job 7249:
==> flow/design.v (excerpt) <==
module Pipelined_Processor(
input CLK,
input reset,
output [7:0] imem_addr,
input [15:0] imem_data,
output [7:0] dmem_addr,
output [7:0] dmem_wdata,
output dmem_we,
input [7:0] dmem_rdata,
output [7:0] result 
   );
clock: 14.1 ns
lec_check: 0
cap_margin: 20
cell_pad_in_sites_global_placement: 0
core_margin: 2
core_utilization: 72
cts_cluster_size: 14
gpl_routability_driven: 1
gpl_timing_driven: 1
hold_slack_margin: -0.02
max_routing_layer: met5
place_density: 0.67
setup_slack_margin: 1.64
slew_margin: 20
tns_end_percent: 75
run.sh (not shown) runs the stock make flow with config.mk's settings and CLKGATE_MAP_FILE=.
FAIL job 7249 @ 5_1_grt: tool exited with error
> inputs changed (job 7249 -> job 9839)
Settings: PLACE_DENSITY changed from 0.67 to 0.41; SETUP_SLACK_MARGIN removed (was 1.64); SLEW_MARGIN changed from 20 to 0; TNS_END_PERCENT changed from 75 to 10; CTS_CLUSTER_SIZE changed from 14 to 92; CTS_CLUSTER_DIAMETER newly set to 299; CORE_ASPECT_RATIO newly set to 1.99; CORE_MARGIN changed from 2 to 5; CORE_UTILIZATION changed from 72 to 58.
## What came out
Job 9839: PASS, flow complete, no timing, DRC or antenna violations
In job 9839 relative to job 7249, total die area had gone up by more than a quarter.
Measured against job 9839, the die span in y of job 7249 comes out at 0.62 times the reference value.
The final reports for job 9839 and job 7249 show detailed placer's ending HPWL higher in the former.
## Diff of input files: job 4814 against job 9839
Settings: ABC_AREA: unset -> 1; CTS_CLUSTER_DIAMETER: 299 -> unset; CORE_MARGIN: 5 -> 2; CTS_CLUSTER_SIZE: 92 -> 90; CORE_ASPECT_RATIO: 1.99 -> unset; SLEW_MARGIN: 0 -> 20; CORE_UTILIZATION: 58 -> 69; TNS_END_PERCENT: 10 -> 75; PLACE_DENSITY: 0.41 -> 0.8; SETUP_SLACK_MARGIN: unset -> 1.64; the clock period (ns, I/O delays scaled along): 14.1 -> 11.5.
--- outcome ---
Biggest combinational cell group after synthesis = AND-OR/OR-AND gates: job 9839; biggest combinational cell group after synthesis = simple AND/OR/NAND/NOR gates: job 4814. [job 4814] flow finished | final checks: failed | reasons: negative setup slack. Number of tap instances shrinks by more than 10% when moving from job 9839 to job 4814. Going from job 9839 to job 4814, cell area after layout increased about 3.7%, height of the die -37%, die area shrank by 24%.
#### Input delta (job 7206 over job 4814)
Settings: a change of TNS_END_PERCENT from 75 to 5; a change of CTS_CLUSTER_SIZE from 90 to 43; a change of CORE_UTILIZATION from 69 to 71; a deleted ABC_AREA that had been 1; a change of PLACE_DENSITY from 0.8 to 0.67; a change of the clock period (ns, I/O delays scaled along) from 11.5 to 12.9.
## What came out
- Comparing job 4814 and job 7206, height of the die is higher on job 4814.
- Going from job 4814 to job 7206, area share of fa/ha/maj cells after synthesis shrank by 0.17 points, area after synthesis went up by 1.4%, chip width shows a reduction of 0.91 um, placement-stage worst setup slack saw a decrease.
- Comparing job 4814 and job 7206, the lower die area is on job 7206.
- The simple-gate share of the synthesized area number comes out higher for job 4814 vs job 7206.
- Job 7206 did not finish; the tool stopped in 5_1_grt with error GRT-0232.
For job 8336, these inputs were changed with respect to job 7206:
Settings: TNS_END_PERCENT changed from 5 to 75; PLACE_DENSITY removed (was 0.67); CORE_UTILIZATION changed from 71 to 69; the clock period (ns, I/O delays scaled along) changed from 12.9 to 11.5.
[summary]
Ran to the end and failed final checks on negative setup slack: job 8336.
In job 8336, the height of the die came out 1.4% above the value in job 7206.
Re number of resized instances in the post-cts repair step: job 7206 and job 8336 aren't equal, and the lower value belongs to job 8336.
| die width | job 8336 vs job 7206 | 1.8 um higher |
Job 8336 -> job 7206: count of state elements after synthesis delta 0, exact match
Count of port buffers added during placement came out exactly the same in job 7206 and job 8336.
Diff job 7206 -> job 8336: placement-stage worst setup slack now sits lower, die area now sits higher, floorplan core area now sits higher, buffer count from post-CTS setup fixing now sits lower.
The initial core utilization of job 8336 is lower than that of job 7206.
On number of placed cells counting well taps, the lower figure sits with job 7206, not job 8336.
Setup changes, job 8336 to job 3166
Settings: changing CORE_UTILIZATION from 69 to 66; setting PLACE_DENSITY to 0.67 for the first time; changing the clock period (ns, I/O delays scaled along) from 11.5 to 14.1.
[summary]
Non-clock buffer count is lower on job 3166
Where first-pass GRT wire length is concerned, job 8336 is outperformed by job 3166.
Job 3166 completed end to end with timing, DRC and antenna clean.
Job 3166: post-route cell area about 4.6% below job 8336


## v40
Pipelined_Processor again, from the RTL that the note above started with.
clock: 12.4 ns
lec_check: 0
cap_margin: 20
core_margin: 2
core_utilization: 71
cts_cluster_size: 37
setup_slack_margin: -0.82
slew_margin: 20
Status v40: flow complete, layout not clean - setup timing
### v40 -> v26
# v40
export LEC_CHECK = 0
export CAP_MARGIN = 20
export CORE_MARGIN = 2
export CORE_UTILIZATION = 71
export CTS_CLUSTER_SIZE = 37
export SETUP_SLACK_MARGIN = -0.82
export SLEW_MARGIN = 20
create_clock -name core_clock -period 12.4 [get_ports {CLK}]
# v26
export LEC_CHECK = 0
export CAP_MARGIN = 20
export CORE_MARGIN = 2
export CORE_UTILIZATION = 40
export SLEW_MARGIN = 20
create_clock -name core_clock -period 13.5 [get_ports {CLK}]
Results
Between v40 and v26, the H-tree depth does not differ in any meaningful way. v26 finished all stages; the layout is clean. Relative to v40, the combinational fraction of design power of v26 is lower by 6.4 points. Cmp v40 and v26 / sequential fraction of total cell area / lower: v40.
Setup changes, v26 to v18
# v26
export LEC_CHECK = 0
export CAP_MARGIN = 20
export CORE_MARGIN = 2
export CORE_UTILIZATION = 40
export SLEW_MARGIN = 20
create_clock -name core_clock -period 13.5 [get_ports {CLK}]
# v18
export LEC_CHECK = 0
export CAP_MARGIN = 20
export CELL_PAD_IN_SITES_DETAIL_PLACEMENT = 1
export CELL_PAD_IN_SITES_GLOBAL_PLACEMENT = 2
export CORE_MARGIN = 4
export CORE_UTILIZATION = 40
export GPL_ROUTABILITY_DRIVEN = 0
export GPL_TIMING_DRIVEN = 0
export HOLD_SLACK_MARGIN = 0.05
export MIN_ROUTING_LAYER = met2
export PLACE_DENSITY = 0.37
export SETUP_SLACK_MARGIN = 3.19
export SLEW_MARGIN = 40
export TNS_END_PERCENT = 70
create_clock -name core_clock -period 13.5 [get_ports {CLK}]
Results
Ran to the end and failed final checks on setup timing: v18. [compare] base=v26 new=v18: wire length rose by 9600 um; length of routed met2 wiring rose by 42%. Against v26, the final cell area of v18 is higher. Re relative contribution of the clock network to total power: v26 was higher than v18.
--- input diff v18..v13 ---
# v18
export LEC_CHECK = 0
export CAP_MARGIN = 20
export CELL_PAD_IN_SITES_DETAIL_PLACEMENT = 1
export CELL_PAD_IN_SITES_GLOBAL_PLACEMENT = 2
export CORE_MARGIN = 4
export CORE_UTILIZATION = 40
export GPL_ROUTABILITY_DRIVEN = 0
export GPL_TIMING_DRIVEN = 0
export HOLD_SLACK_MARGIN = 0.05
export MIN_ROUTING_LAYER = met2
export PLACE_DENSITY = 0.37
export SETUP_SLACK_MARGIN = 3.19
export SLEW_MARGIN = 40
export TNS_END_PERCENT = 70
create_clock -name core_clock -period 13.5 [get_ports {CLK}]
# v13
export LEC_CHECK = 0
export ABC_AREA = 1
export CAP_MARGIN = 20
export CORE_ASPECT_RATIO = 0.5
export CORE_MARGIN = 9
export CORE_UTILIZATION = 42
export CTS_CLUSTER_DIAMETER = 337
export CTS_CLUSTER_SIZE = 99
export HOLD_SLACK_MARGIN = 0.06
export SETUP_SLACK_MARGIN = -1.33
export SLEW_MARGIN = 20
export TNS_END_PERCENT = 20
create_clock -name core_clock -period 13.5 [get_ports {CLK}]
### Flow results
Number of enable-type register cells in the synthesized netlist: v13 vs v18 identical. v13 completed end to end with timing, DRC and antenna clean. Met1 wire length: v13 > v18. Floorplan utilization for v13: 2.9 points up relative to v18. The clock group share of total power in v13 sits 0.4 points below the value recorded for v18. v13 vs. v18: internal reg-to-reg setup slack saw an increase, sequential share of layout area higher, power density of the placed cells down 5.0%, worst-case clock skew fell 0.014 ns. v18 fits on a die that is smaller than the die of v13. Between v18 and v13, count of buffers from port buffering increased.


Pipelined_Processor again, from the RTL that the note above started with.
Design Pipelined_Processor, start of the top module:
module Pipelined_Processor(
input CLK,
input reset,
output [7:0] imem_addr,
input [15:0] imem_data,
output [7:0] dmem_addr,
output [7:0] dmem_wdata,
output dmem_we,
input [7:0] dmem_rdata,
output [7:0] result 
   );
Settings: LEC_CHECK=0, ABC_AREA=1, CAP_MARGIN=20, CORE_ASPECT_RATIO=0.5, CORE_MARGIN=9, CORE_UTILIZATION=66, CTS_CLUSTER_DIAMETER=337, CTS_CLUSTER_SIZE=99, SETUP_SLACK_MARGIN=-0.08, SLEW_MARGIN=20, TNS_END_PERCENT=20; clock period 13.5 ns.
The starting point produced a clean layout.
==> next run, changes <==
==> flow/config.mk (replaced) <==
export PLATFORM = sky130hd
export DESIGN_NAME = Pipelined_Processor
export DESIGN_NICKNAME = Pipelined_Processor
export VERILOG_FILES = /design/flow/design.v
export SDC_FILE = /design/flow/constraint.sdc
export NUM_CORES = 4
export LEC_CHECK = 0
export ABC_AREA = 1
export CAP_MARGIN = 20
export CELL_PAD_IN_SITES_DETAIL_PLACEMENT = 1
export CELL_PAD_IN_SITES_GLOBAL_PLACEMENT = 1
export CORE_MARGIN = 8
export CORE_UTILIZATION = 40
export CTS_CLUSTER_DIAMETER = 191
export CTS_CLUSTER_SIZE = 35
export MAX_ROUTING_LAYER = met4
export MIN_ROUTING_LAYER = met2
export SLEW_MARGIN = 0
export TNS_END_PERCENT = 65
Outcome: Global-route usage came out higher by 8.0 points. Setup slack improved by 0.23 ns. Die area came out higher by well over a third. Final cell count came out higher by roughly a tenth. Via count came out higher by a quarter to a third. Area after synthesis stays the same.
==> next run, changes <==
==> flow/config.mk (replaced) <==
export PLATFORM = sky130hd
export DESIGN_NAME = Pipelined_Processor
export DESIGN_NICKNAME = Pipelined_Processor
export VERILOG_FILES = /design/flow/design.v
export SDC_FILE = /design/flow/constraint.sdc
export NUM_CORES = 4
export LEC_CHECK = 0
export CAP_MARGIN = 40
export CELL_PAD_IN_SITES_DETAIL_PLACEMENT = 1
export CELL_PAD_IN_SITES_GLOBAL_PLACEMENT = 2
export CORE_MARGIN = 4
export CORE_UTILIZATION = 40
export CTS_CLUSTER_SIZE = 36
export GPL_ROUTABILITY_DRIVEN = 0
export GPL_TIMING_DRIVEN = 0
export HOLD_SLACK_MARGIN = 0.05
export MIN_ROUTING_LAYER = met1
export PLACE_DENSITY = 0.37
export SETUP_SLACK_MARGIN = 3.19
export SLEW_MARGIN = 40
export TNS_END_PERCENT = 70
Result: The new run ran to the end with no violations; final cell count shrinks by about 5%; via count decreases by 27%; global-route usage fell by 10 points; sequential power rises by 8.3%; clock power went up by about 11%; cell area went up by about 11%; worst hold slack stays flat.


## run 1
Starting RTL as in the previous note.
Settings: LEC_CHECK=0, ABC_AREA=1, CAP_MARGIN=20, CELL_PAD_IN_SITES_GLOBAL_PLACEMENT=0, CORE_MARGIN=2, CORE_UTILIZATION=69, CTS_CLUSTER_DIAMETER=52, CTS_CLUSTER_SIZE=72, GPL_ROUTABILITY_DRIVEN=1, GPL_TIMING_DRIVEN=1, HOLD_SLACK_MARGIN=-0.02, MAX_ROUTING_LAYER=met5, SETUP_SLACK_MARGIN=1.64, SLEW_MARGIN=20, TNS_END_PERCENT=75; clock period 11.5 ns.
Run 1: flow complete, layout not clean; failing: negative setup slack
Changes in run 2 relative to run 1:
Settings: ABC_AREA: 1 -> unset; CORE_UTILIZATION: 69 -> 71; CTS_CLUSTER_SIZE: 72 -> 43; CTS_CLUSTER_DIAMETER: 52 -> 228; the clock period (ns, I/O delays scaled along): 11.5 -> 13.4.
--- outcome ---
FAIL run 2 @ global routing: tool exited with error
On yosys synthesis chip area: between run 1 and run 2, it ends up higher for run 2.
In the flow results for run 1 and run 2, the post-place instance area is larger on run 2.
Run 2 ended up with a higher mean instance size in the synthesized netlist than run 1 did.
Comparing run 2 against run 1, there is no change at all in maximum clock insertion buffer count.
Against run 1, run 2 comes in 12% lower on synthesized instance count.
Changes in run 3 relative to run 2:
Settings: changing SETUP_SLACK_MARGIN from 1.64 to -0.72; changing CTS_CLUSTER_SIZE from 43 to 13; setting PLACE_DENSITY to 0.67 for the first time; changing CORE_UTILIZATION from 71 to 66; removing CTS_CLUSTER_DIAMETER (formerly 228); changing the clock period (ns, I/O delays scaled along) from 13.4 to 11.2.
==> comparison <==
Status run 3: flow complete, layout not clean - negative setup slack
Taking run 2 as the reference, in run 3 count of hold buffers inserted by post-cts repair shows no meaningful change; number of placed instances, taps included shows an increase of 8.2%; floorplan core density shows a reduction of 4.3 points; area of the core region shows an increase of 990 µm²; global placement routability congestion shows an increase of 0.014.
Re instance tally after logic synthesis: no difference whatsoever between run 2 and run 3.
Diff run 2 -> run 3 | pre-CTS worst setup slack | decrease of 1310 ps
Die size deteriorates in run 3 relative to run 2.
[inputs] run 4 vs run 3
Settings: removing CTS_CLUSTER_SIZE (formerly 13); removing GPL_ROUTABILITY_DRIVEN (formerly 1); removing MAX_ROUTING_LAYER (formerly met5); removing SETUP_SLACK_MARGIN (formerly -0.72); removing CELL_PAD_IN_SITES_GLOBAL_PLACEMENT (formerly 0); removing GPL_TIMING_DRIVEN (formerly 1); removing HOLD_SLACK_MARGIN (formerly -0.02); changing CORE_UTILIZATION from 66 to 72; removing TNS_END_PERCENT (formerly 75); changing the clock period (ns, I/O delays scaled along) from 11.2 to 13.1.
Notes after the runs:
- The final cycle utilization of the critical path in run 4 sits 25 points below the value recorded for run 3.
- On area taken by flip-flops and latches, run 4 tracks run 3 almost exactly.
- Taking run 3 as the reference point, the wire length of run 4 falls by about 8%.
- Wire length of the first global-routing pass, run 4 and run 3: higher on run 3
- Run 4 reports its highest routed metal layer as met4 while run 3 reports met5.
- Run 4 ran in full, but the layout does not pass; the checks complain about max-capacitance violations, max-slew violations, negative setup slack.
Inputs modified between run 4 and run 5:
Settings: CORE_UTILIZATION now 58, was 72; PLACE_DENSITY no longer set, was 0.67; CTS_CLUSTER_SIZE now 73, previously not set; ABC_AREA now 1, previously not set; the clock period (ns, I/O delays scaled along) now 7.43, was 13.1.
## What came out
- What the final checks of run 5 revealed, after a flow that finished every stage, was a layout that fails on negative setup slack.
- Going from run 4 to run 5, the number of standard cells reported by yosys was found to have gone up by 14%.
- Run 5 ends up with higher tally of non-filler cells in the final layout than run 4 does.
- Going from run 4 to run 5, total of cells resized after clock tree synthesis grows by 32.
- Run 5: wire length of the first global-routing pass about 0.7% below run 4
- A beginning of the critical path of l1.ImmExt_out[6]$_DFF_PP0_ is what run 4 shows, while l3.destreg_out[0]$_DFF_PP0_ belongs to run 5.
- Compared run 5 vs run 4, and worst setup slack is down in run 5.
Inputs modified between run 5 and run 6:
Settings: a change of CORE_UTILIZATION from 58 to 67; an added CTS_CLUSTER_DIAMETER of 222; a change of the clock period (ns, I/O delays scaled along) from 7.43 to 11.2.
[summary]
Completing all stages was not enough for run 6: its layout failed the final checks because of negative setup slack. As far as sequential cell area in the final layout is concerned, run 6 and run 5 perform about the same. Utilization in run 6 vs run 5: up 2.9 points. Run 6 gives more setup slack of the critical path after layout than run 5 did. Wire length in run 6 is 2100 µm below run 5. In the flow results for run 5 and run 6, the sequential fraction of design power is smaller on run 5.


Pipelined_Processor again, from the RTL that the note above started with.
make LEC_CHECK=0 ABC_AREA=1 CAP_MARGIN=20 CORE_MARGIN=2 CORE_UTILIZATION=72 CTS_CLUSTER_DIAMETER=400 CTS_CLUSTER_SIZE=98 SETUP_SLACK_MARGIN=1.52 SLEW_MARGIN=20 TNS_END_PERCENT=15 finish   # period 10.0 ns
The first run failed in global routing (GRT-0232).
Next try:
ABC_AREA = unset   (was 1)
CORE_UTILIZATION = 64   (was 72)
CTS_CLUSTER_DIAMETER = unset   (was 400)
CTS_CLUSTER_SIZE = unset   (was 98)
SETUP_SLACK_MARGIN = unset   (was 1.52)
TNS_END_PERCENT = 5   (was 15)
clock period = 7.47 ns   (was 10.0 ns; I/O delays follow)
With this change the flow produced a layout that fails on negative setup slack; area after synthesis increases by 1.4%; die area rises by 14%; synthesized cell count drops by 12%.
Next try:
CORE_UTILIZATION = 72   (was 64)
HOLD_SLACK_MARGIN = -0.09   (was unset)
TNS_END_PERCENT = unset   (was 5)
clock period = 13.1 ns   (was 7.47 ns; I/O delays follow)
After rerunning: With this change the flow finished with max-capacitance violations, max-slew violations, negative setup slack left. Final area came out lower by a little under a tenth. Critical path depth stays the same. Clock power fell by well over a third. Wire length decreases by a little under a tenth. Register-to-register slack is better by 5.2 ns. Total power shrinks by well over a third. Sequential power went down by well over a third.
Next try:
ABC_AREA = 0   (was unset)
CTS_CLUSTER_DIAMETER = 400   (was unset)
CTS_CLUSTER_SIZE = 98   (was unset)
HOLD_SLACK_MARGIN = unset   (was -0.09)
TNS_END_PERCENT = 15   (was unset)
clock period = 10.0 ns   (was 13.1 ns; I/O delays follow)
The changed run stopped in global routing.
Synthesized area is unchanged.
Die area stays the same.
Synthesized cell count does not change.
Power figures rest on the tool's default switching activity, not on a simulated workload.
